==> inputs of job 9597 <==
Design ddr2_test, start of the top module:
module ddr2_test
	(
	input  wire          clk,
	input  wire          reset,
	input  wire          writes_en,
	input  wire          reads_en,
	input  wire          calib_done, 
	output reg           ib_re,
	input  wire [31:0]   ib_data,
	input  wire [7:0]    ib_count,  
	input  wire          ib_valid,
	input  wire          ib_empty,
	output reg           ob_we,
	output reg  [31:0]   ob_data,
	input  wire [9:0]    ob_count,
	output reg           p0_rd_en_o, 
	input  wire          p0_rd_empty,
	input  wire [31:0]   p0_rd_data,
	input  wire          p0_cmd_full,
	output reg           p0_cmd_en,
	output reg  [2:0]    p0_cmd_instr,
	output reg  [29:0]   p0_cmd_byte_addr,
	output wire [5:0]    p0_cmd_bl_o, 
	input  wire          p0_wr_full,
	output reg           p0_wr_en,
	output reg  [31:0]   p0_wr_data,
	output wire [3:0]    p0_wr_mask,
	output reg [26:0]		MEMORY_COUNT  
	);
localparam FIFO_SIZE      = 1024;
localparam BURST_LEN      = 10;   
wire        rd_fifo_afull;
reg  [29:0] cmd_byte_addr_wr, cmd_byte_addr_rd;
reg  [5:0]  burst_cnt;
reg         write_mode;
reg         read_mode;
reg         reset_d;
assign p0_cmd_bl_o = BURST_LEN - 1;
assign p0_wr_mask = 4'b0000;
always @(posedge clk) write_mode <= writes_en;
always @(posedge clk) read_mode <= reads_en;
always @(posedge clk) reset_d <= reset;
integer state;
localparam s_idle  = 0,
           s_write1 = 10,
           s_write2 = 11,
           s_write3 = 12,
           s_read1 = 20,
           s_read2 = 21,
           s_read3 = 22,
           s_read4 = 23,
			  s_writecmd0 = 30,
			  s_writecmd1 = 31,
			  s_readcmd0 = 40,
			  s_readcmd1 = 41;
always @(posedge clk) begin
	if (reset_d) begin
		state           	<= s_idle;
		burst_cnt       	<= BURST_LEN;
		cmd_byte_addr_wr  <= 0;
		cmd_byte_addr_rd  <= 0;
		p0_cmd_instr 		<= 3'b0;
		p0_cmd_byte_addr 	<= 30'b0;
		MEMORY_COUNT		<= 0;
		p0_cmd_instr 	<= 3'd0;
		p0_cmd_en 		<= 1'b0;
		p0_wr_en 		<= 1'b0;
		p0_rd_en_o 		<= 1'b0;
  ...
Settings: LEC_CHECK=0, ABC_AREA=1, CAP_MARGIN=20, CELL_PAD_IN_SITES_DETAIL_PLACEMENT=2, CELL_PAD_IN_SITES_GLOBAL_PLACEMENT=1, CORE_ASPECT_RATIO=0.53, CORE_MARGIN=2, CORE_UTILIZATION=40, CTS_CLUSTER_DIAMETER=156, CTS_CLUSTER_SIZE=44, GPL_ROUTABILITY_DRIVEN=1, GPL_TIMING_DRIVEN=0, MAX_ROUTING_LAYER=met4, PLACE_DENSITY_LB_ADDON=0.1, SETUP_SLACK_MARGIN=-0.02, SLEW_MARGIN=20; clock period 1.95 ns.
run.sh (not shown) runs the stock make flow with config.mk's settings and CLKGATE_MAP_FILE=.
==> job 960: changes against job 9597 <==
- ABC_AREA: 1 -> not set
- CELL_PAD_IN_SITES_DETAIL_PLACEMENT: 2 -> not set
- CELL_PAD_IN_SITES_GLOBAL_PLACEMENT: 1 -> not set
- CORE_ASPECT_RATIO: 0.53 -> not set
- CTS_CLUSTER_DIAMETER: 156 -> not set
- CTS_CLUSTER_SIZE: 44 -> not set
- GPL_ROUTABILITY_DRIVEN: 1 -> not set
- GPL_TIMING_DRIVEN: 0 -> not set
- MAX_ROUTING_LAYER: met4 -> not set
- PLACE_DENSITY_LB_ADDON: 0.1 -> not set
- SETUP_SLACK_MARGIN: -0.02 -> 0.36
==> flow/constraint.sdc (replaced) <==
create_clock -name core_clock -period 1.35 [get_ports {clk}]
set_input_delay 0.2700 -clock core_clock [delete_from_list [all_inputs] [get_ports {clk}]]
set_output_delay 0.2700 -clock core_clock [all_outputs]
set_load 0.01 [all_outputs]
==> results <==
quantity	job 960	job 9597
Effective utilization at floorplan	0.409	0.407
Unique masters post-synth	56	46
Worst slack at placement	-0.682 ns	-0.417 ns
Mux share of post-synthesis cell area	0.0347	0
Most common cell in the netlist	sky130_fd_sc_hd__nor2_1	sky130_fd_sc_hd__nand2_1
Portion of synthesized cell area occupied by the leading cell type	0.318	0.303
Die height	148 um	112 um
Core Footprint	20,300 um2	21,500 um2
Post-DP HPWL	17.9 mm	34.1 mm
X dimension of the die	148 um	207 um
Area share of and/or/nand/nor cells after synthesis	0.201	0.269
Yosys adder share	0.0106	0.0100
Row count	52	39
Post-synthesis share of cell area spent on xor and xnor gates	0.0654	0.00602
Post-synth area from yosys stat	8300 um2	8730 um2
Post-synthesis instance area	8300 um2	8730 um2
Run status	complete, but fails checks	aborted with a tool error
Failing step	-	clock tree synthesis (4_1_cts)
Layout check failures	negative setup slack	-

==> inputs of v6 <==
ddr2_test again, from the RTL that the note above started with.
Settings: LEC_CHECK=0, CAP_MARGIN=20, CORE_MARGIN=2, CORE_UTILIZATION=40, CTS_CLUSTER_DIAMETER=156, GPL_ROUTABILITY_DRIVEN=0, PLACE_DENSITY=0.6, SLEW_MARGIN=20; clock period 3.0 ns.
==> inputs of v5, as changes to v6 <==
CELL_PAD_IN_SITES_GLOBAL_PLACEMENT = 1   (was not set)
CORE_ASPECT_RATIO = 0.5   (was not set)
CORE_MARGIN = 3   (was 2)
CTS_CLUSTER_DIAMETER = 340   (was 156)
CTS_CLUSTER_SIZE = 71   (was not set)
GPL_ROUTABILITY_DRIVEN = not set   (was 0)
PLACE_DENSITY = 0.35   (was 0.6)
SETUP_SLACK_MARGIN = -0.22   (was not set)
TNS_END_PERCENT = 5   (was not set)
==> summary of the runs <==
v6 produced a clean layout. v5 completed without violations. In v6 the design area is higher than in v5, by 0.48%. Final cell count: v5 is lower than v6 (0.38%). In sequential power, v6 and v5 hardly differ. Of v6 and v5, v5 has the higher sequential share of layout area (gap 0.20 points).

==> inputs of tundra <==
Starting RTL as in the previous note.
==> flow/design.v (excerpt) <==
module ddr2_test
	(
	input  wire          clk,
	input  wire          reset,
	input  wire          writes_en,
	input  wire          reads_en,
	input  wire          calib_done, 
	output reg           ib_re,
	input  wire [31:0]   ib_data,
	input  wire [7:0]    ib_count,  
	input  wire          ib_valid,
	input  wire          ib_empty,
	output reg           ob_we,
	output reg  [31:0]   ob_data,
	input  wire [9:0]    ob_count,
	output reg           p0_rd_en_o, 
	input  wire          p0_rd_empty,
	input  wire [31:0]   p0_rd_data,
	input  wire          p0_cmd_full,
	output reg           p0_cmd_en,
	output reg  [2:0]    p0_cmd_instr,
	output reg  [29:0]   p0_cmd_byte_addr,
	output wire [5:0]    p0_cmd_bl_o, 
	input  wire          p0_wr_full,
	output reg           p0_wr_en,
	output reg  [31:0]   p0_wr_data,
	output wire [3:0]    p0_wr_mask,
	output reg [26:0]		MEMORY_COUNT  
	);
clock: 1.07 ns
lec_check: 0
abc_area: 1
cap_margin: 20
core_margin: 2
core_utilization: 60
cts_cluster_size: 98
place_density: 0.6
slew_margin: 20
tns_end_percent: 20
==> lagoon (differences from tundra) <==
Settings changed: CORE_UTILIZATION 60 to 66, CTS_CLUSTER_SIZE 98 to not set, SETUP_SLACK_MARGIN set to 0.54, TNS_END_PERCENT 20 to 5.
==> flow/constraint.sdc (replaced) <==
create_clock -name core_clock -period 2.44 [get_ports {clk}]
set_input_delay 0.4880 -clock core_clock [delete_from_list [all_inputs] [get_ports {clk}]]
set_output_delay 0.4880 -clock core_clock [all_outputs]
set_load 0.01 [all_outputs]
==> fjord (differences from tundra) <==
Settings changed: CORE_UTILIZATION 60 to 51, CTS_CLUSTER_SIZE 98 to 99, SETUP_SLACK_MARGIN set to -0.08, TNS_END_PERCENT 20 to not set.
==> notes <==
lagoon ran to the end with no violations. tundra never finished: it broke off in global routing (5_1_grt) with GRT-0116. fjord produced a layout that fails on setup timing.
Between lagoon and fjord, the lower utilization is in lagoon (gap 3.3 points).
Between lagoon and fjord, the lower critical path depth is in lagoon (gap 7).
The clock power of fjord is 2.6 times that of lagoon.
Between lagoon and fjord, the lower worst setup slack is in fjord (gap 1.4 ns).
Area after synthesis is the same in tundra and lagoon.
In lagoon the hold slack is better than in fjord, by 0.27 ns.
Against fjord, the combinational power of lagoon is smaller by 71%.
Of fjord and lagoon, fjord has the higher wire length (gap about 75%, measured against lagoon).
==> figures <==
| quantity | lagoon | fjord | tundra |
|---|---|---|---|
| Status | no timing/DRC/antenna violations | failed layout checks | aborted with a tool error |
| Last stage reached | - | - | global routing (5_1_grt) |
| Reasons for failing layout checks | - | setup timing | - |
| Routed wl met3 | 2140 um | 5270 um | - |
| Proportion of cell area spent on the clock network | 4.94% | 4.07% | - |
| Number of gates on the worst path with buffers counted | 1 | 8 | - |
| HPWL after DPL | 16600 um | 19700 um | 21000 um |
| Width of the die | 119 um | 135 um | 125 um |
| Detailed-routing iteration count for the pre-antenna-repair pass | 7 | 9 | - |
| Highest-power group | registers | registers | - |
| Count of pins over their slew limit | 0 | 0 | - |
| Area occupied by multi-input gates | 3530 um^2 | 4650 um^2 | - |
| Routability-driven placement congestion ratio | 0.932 | 0.955 | 0.908 |
| Fraction of area in multi-input gates | 30.5% | 30.4% | - |
| Area added between synthesis and finish | 32.9% | 75.3% | - |
| Combinational cell fraction of total power | 4.0% | 5.7% | - |
| Total design power | 6.41 mW | 15.6 mW | - |
| Arrival time at the worst endpoint | 1.49 ns | 2.32 ns | - |
| Final setup skew | 0.00866 ns | 0.0131 ns | - |

==> trial 69: inputs <==
==> flow/design.v <==
`timescale 1ns/1ps
module ddr2_test
	(
	input  wire          clk,
	input  wire          reset,
	input  wire          writes_en,
	input  wire          reads_en,
	input  wire          calib_done, 
	output reg           ib_re,
	input  wire [31:0]   ib_data,
	input  wire [7:0]    ib_count,  
	input  wire          ib_valid,
	input  wire          ib_empty,
	output reg           ob_we,
	output reg  [31:0]   ob_data,
	input  wire [9:0]    ob_count,
	output reg           p0_rd_en_o, 
	input  wire          p0_rd_empty,
	input  wire [31:0]   p0_rd_data,
	input  wire          p0_cmd_full,
	output reg           p0_cmd_en,
	output reg  [2:0]    p0_cmd_instr,
	output reg  [29:0]   p0_cmd_byte_addr,
	output wire [5:0]    p0_cmd_bl_o, 
	input  wire          p0_wr_full,
	output reg           p0_wr_en,
	output reg  [31:0]   p0_wr_data,
	output wire [3:0]    p0_wr_mask,
	output reg [26:0]		MEMORY_COUNT  
	);
localparam FIFO_SIZE      = 1024;
localparam BURST_LEN      = 10;   
wire        rd_fifo_afull;
reg  [29:0] cmd_byte_addr_wr, cmd_byte_addr_rd;
reg  [5:0]  burst_cnt;
reg         write_mode;
reg         read_mode;
reg         reset_d;
assign p0_cmd_bl_o = BURST_LEN - 1;
assign p0_wr_mask = 4'b0000;
always @(posedge clk) write_mode <= writes_en;
always @(posedge clk) read_mode <= reads_en;
always @(posedge clk) reset_d <= reset;
integer state;
localparam s_idle  = 0,
           s_write1 = 10,
           s_write2 = 11,
           s_write3 = 12,
           s_read1 = 20,
           s_read2 = 21,
           s_read3 = 22,
           s_read4 = 23,
			  s_writecmd0 = 30,
			  s_writecmd1 = 31,
			  s_readcmd0 = 40,
			  s_readcmd1 = 41;
always @(posedge clk) begin
	if (reset_d) begin
		state           	<= s_idle;
		burst_cnt       	<= BURST_LEN;
		cmd_byte_addr_wr  <= 0;
		cmd_byte_addr_rd  <= 0;
		p0_cmd_instr 		<= 3'b0;
		p0_cmd_byte_addr 	<= 30'b0;
		MEMORY_COUNT		<= 0;
		p0_cmd_instr 	<= 3'd0;
		p0_cmd_en 		<= 1'b0;
		p0_wr_en 		<= 1'b0;
		p0_rd_en_o 		<= 1'b0;
		ib_re 			<= 1'b0;
		ob_we 			<= 1'b0;
	end else begin
		case (state)
			s_idle: begin
				p0_cmd_en 	<= 1'b0;  
				p0_wr_en 	<= 1'b0;	
				p0_rd_en_o 	<= 1'b0;
				ib_re 		<= 1'b0;
				ob_we 		<= 1'b0;
				burst_cnt <= BURST_LEN;
				if ((p0_cmd_full == 1'b0) && (p0_cmd_en == 1'b0) && calib_done==1 && write_mode==1 && (ib_count >= BURST_LEN) && (MEMORY_COUNT<(27'd0-4*BURST_LEN))) begin
					state <= s_write1;
				end else if ((p0_cmd_full == 1'b0) && (p0_cmd_en == 1'b0) && calib_done==1 && read_mode==1 && (ob_count<(FIFO_SIZE-1-4*BURST_LEN) ) && (MEMORY_COUNT>4*BURST_LEN)) begin
					state <= s_readcmd0;
				end
			end
			s_write1: begin
				p0_wr_en <= 1'b0;					  
				ib_re <= 1'b1;
				state <= s_write2;
			end
			s_write2: begin
				ib_re <= 1'b0;
				if(ib_valid==1) begin
					p0_wr_data <= ib_data;
					burst_cnt <= burst_cnt - 1;
					state <= s_write3;
				end
			end
			s_write3: begin
				if (p0_wr_full == 1'b0) begin
					p0_wr_en   <= 1'b1;
					if (burst_cnt == 6'd0) begin
						state <= s_writecmd0;
						MEMORY_COUNT	  <= MEMORY_COUNT+4*BURST_LEN;
					end else begin
						state 			  <= s_write1;
					end
				end
			end
			s_writecmd0: begin
				p0_wr_en    	  <= 1'b0;
				p0_cmd_byte_addr <= cmd_byte_addr_wr;
				cmd_byte_addr_wr <= cmd_byte_addr_wr + 4*BURST_LEN;  
				p0_cmd_instr     <= 3'b000;
				state 			  <= s_writecmd1;
			end
			s_writecmd1: begin
				p0_cmd_en <= 1'b1;				 
				state <= s_idle;					 
			end
			s_readcmd0: begin
				p0_cmd_instr <= 3'b001;						 	 
				p0_cmd_byte_addr <= cmd_byte_addr_rd; 	 
				state <= s_readcmd1;	
			end
			s_readcmd1: begin
				p0_cmd_en <= 1'b1;					 
				state <= s_read1;	
			end
			s_read1: begin
				p0_cmd_en <= 1'b0;				  
				if (p0_rd_empty==0) begin 		  
					p0_rd_en_o  <= 1'b1;			  
					state <= s_read2;
				end
			end
			s_read2: begin
				ob_data <= p0_rd_data;		 
				p0_rd_en_o  <= 1'b0;					 	 
				state <= s_read3;
			end
			s_read3: begin
				ob_we 		  <= 1'b1;		 
				burst_cnt <= burst_cnt - 1;		 
				state <= s_read4;
			end
			s_read4: begin
				ob_we <= 1'b0;								 
				if ((burst_cnt == 6'd0)) begin 	 
					MEMORY_COUNT <= MEMORY_COUNT - 4*BURST_LEN; 			 
					cmd_byte_addr_rd	<= cmd_byte_addr_rd + 4*BURST_LEN;  
					state <= s_idle;
				end else begin
					state <= s_read1;
				end
			end
		endcase
	end
end
endmodule
==> flow/run.sh <==
#!/bin/bash
# the make line also repeats each setting of config.mk as NAME=value (left out here)
make -C /OpenROAD-flow-scripts/flow DESIGN_CONFIG=/design/flow/config.mk WORK_HOME=/design/flow/orfs CLKGATE_MAP_FILE= finish
==> flow/config.mk <==
export PLATFORM = sky130hd
export DESIGN_NAME = ddr2_test
export DESIGN_NICKNAME = ddr2_test
export VERILOG_FILES = /design/flow/design.v
export SDC_FILE = /design/flow/constraint.sdc
export NUM_CORES = 4
export LEC_CHECK = 0
export ABC_AREA = 0
export CAP_MARGIN = 35
export CELL_PAD_IN_SITES_DETAIL_PLACEMENT = 2
export CORE_ASPECT_RATIO = 1.9
export CORE_MARGIN = 7
export CORE_UTILIZATION = 53
export CTS_CLUSTER_DIAMETER = 273
export CTS_CLUSTER_SIZE = 35
export GPL_TIMING_DRIVEN = 0
export HOLD_SLACK_MARGIN = -0.06
export MAX_ROUTING_LAYER = met4
export SETUP_SLACK_MARGIN = 0.43
export SLEW_MARGIN = 20
export TNS_END_PERCENT = 80
==> flow/constraint.sdc <==
create_clock -name core_clock -period 4.09 [get_ports {clk}]
set_input_delay 0.8180 -clock core_clock [delete_from_list [all_inputs] [get_ports {clk}]]
set_output_delay 0.8180 -clock core_clock [all_outputs]
set_load 0.01 [all_outputs]
==> build 90 (differences from trial 69) <==
ABC_AREA = not set   (was 0)
CAP_MARGIN = 20   (was 35)
CELL_PAD_IN_SITES_DETAIL_PLACEMENT = not set   (was 2)
CORE_ASPECT_RATIO = not set   (was 1.9)
CORE_MARGIN = 2   (was 7)
CORE_UTILIZATION = 64   (was 53)
CTS_CLUSTER_DIAMETER = not set   (was 273)
CTS_CLUSTER_SIZE = not set   (was 35)
GPL_TIMING_DRIVEN = not set   (was 0)
HOLD_SLACK_MARGIN = not set   (was -0.06)
MAX_ROUTING_LAYER = not set   (was met4)
SETUP_SLACK_MARGIN = not set   (was 0.43)
TNS_END_PERCENT = not set   (was 80)
==> flow/constraint.sdc (replaced) <==
create_clock -name core_clock -period 1.69 [get_ports {clk}]
set_input_delay 0.3380 -clock core_clock [delete_from_list [all_inputs] [get_ports {clk}]]
set_output_delay 0.3380 -clock core_clock [all_outputs]
set_load 0.01 [all_outputs]
==> impl_metrics.py <==
# Auto-generated metrics
metrics = {
    "die": {
        "chip_area_sq_mm": 0.0195,
        "rows": 62,
        "coreArea_sq_mm": 0.0152,
        "die_height_microns": 186,
        "chipWidth_microns": 105,
        "initCoreUtil": 0.546,
    },
    "outcome": {
        "outcome": "stopped before the end",
        "stop_stage": "detailed placement (3_5_place_dp)",
        "firstError": "[ERROR DPL-0033] detailed placement checks failed during check placement.",
    },
    "yosys": {
        "postSynthSeqShare": 0.550,
        "ys_sh_adder": 0.0106,
        "yosysWarnings": 1,
    },
    "placement": {
        "gp_congestion": 0.899,
    },
}
the above is filed under trial 69

==> impl_metrics.py <==
# Auto-generated metrics
metrics = {
    "die": {
        "die_height_microns": 118,
        "rows": 41,
        "chip_area_sq_mm": 0.0139,
        "chipWidth_microns": 118,
        "coreArea_sq_mm": 0.0126,
        "initCoreUtil": 0.658,
    },
    "yosys": {
        "ys_sh_xor": 0.0654,
        "postSynthSeqShare": 0.550,
    },
    "outcome": {
        "firstError": "[ERROR DPL-0038] Utilization greater than 100%, impossible to legalize",
        "outcome": "stopped before the end",
        "stop_stage": "clock tree synthesis (4_1_cts)",
    },
    "placement": {
        "post-place-cells": 1282,
        "gp_congestion": 0.918,
    },
}
the above is filed under build 90

Power and IR drop assume default switching activity.
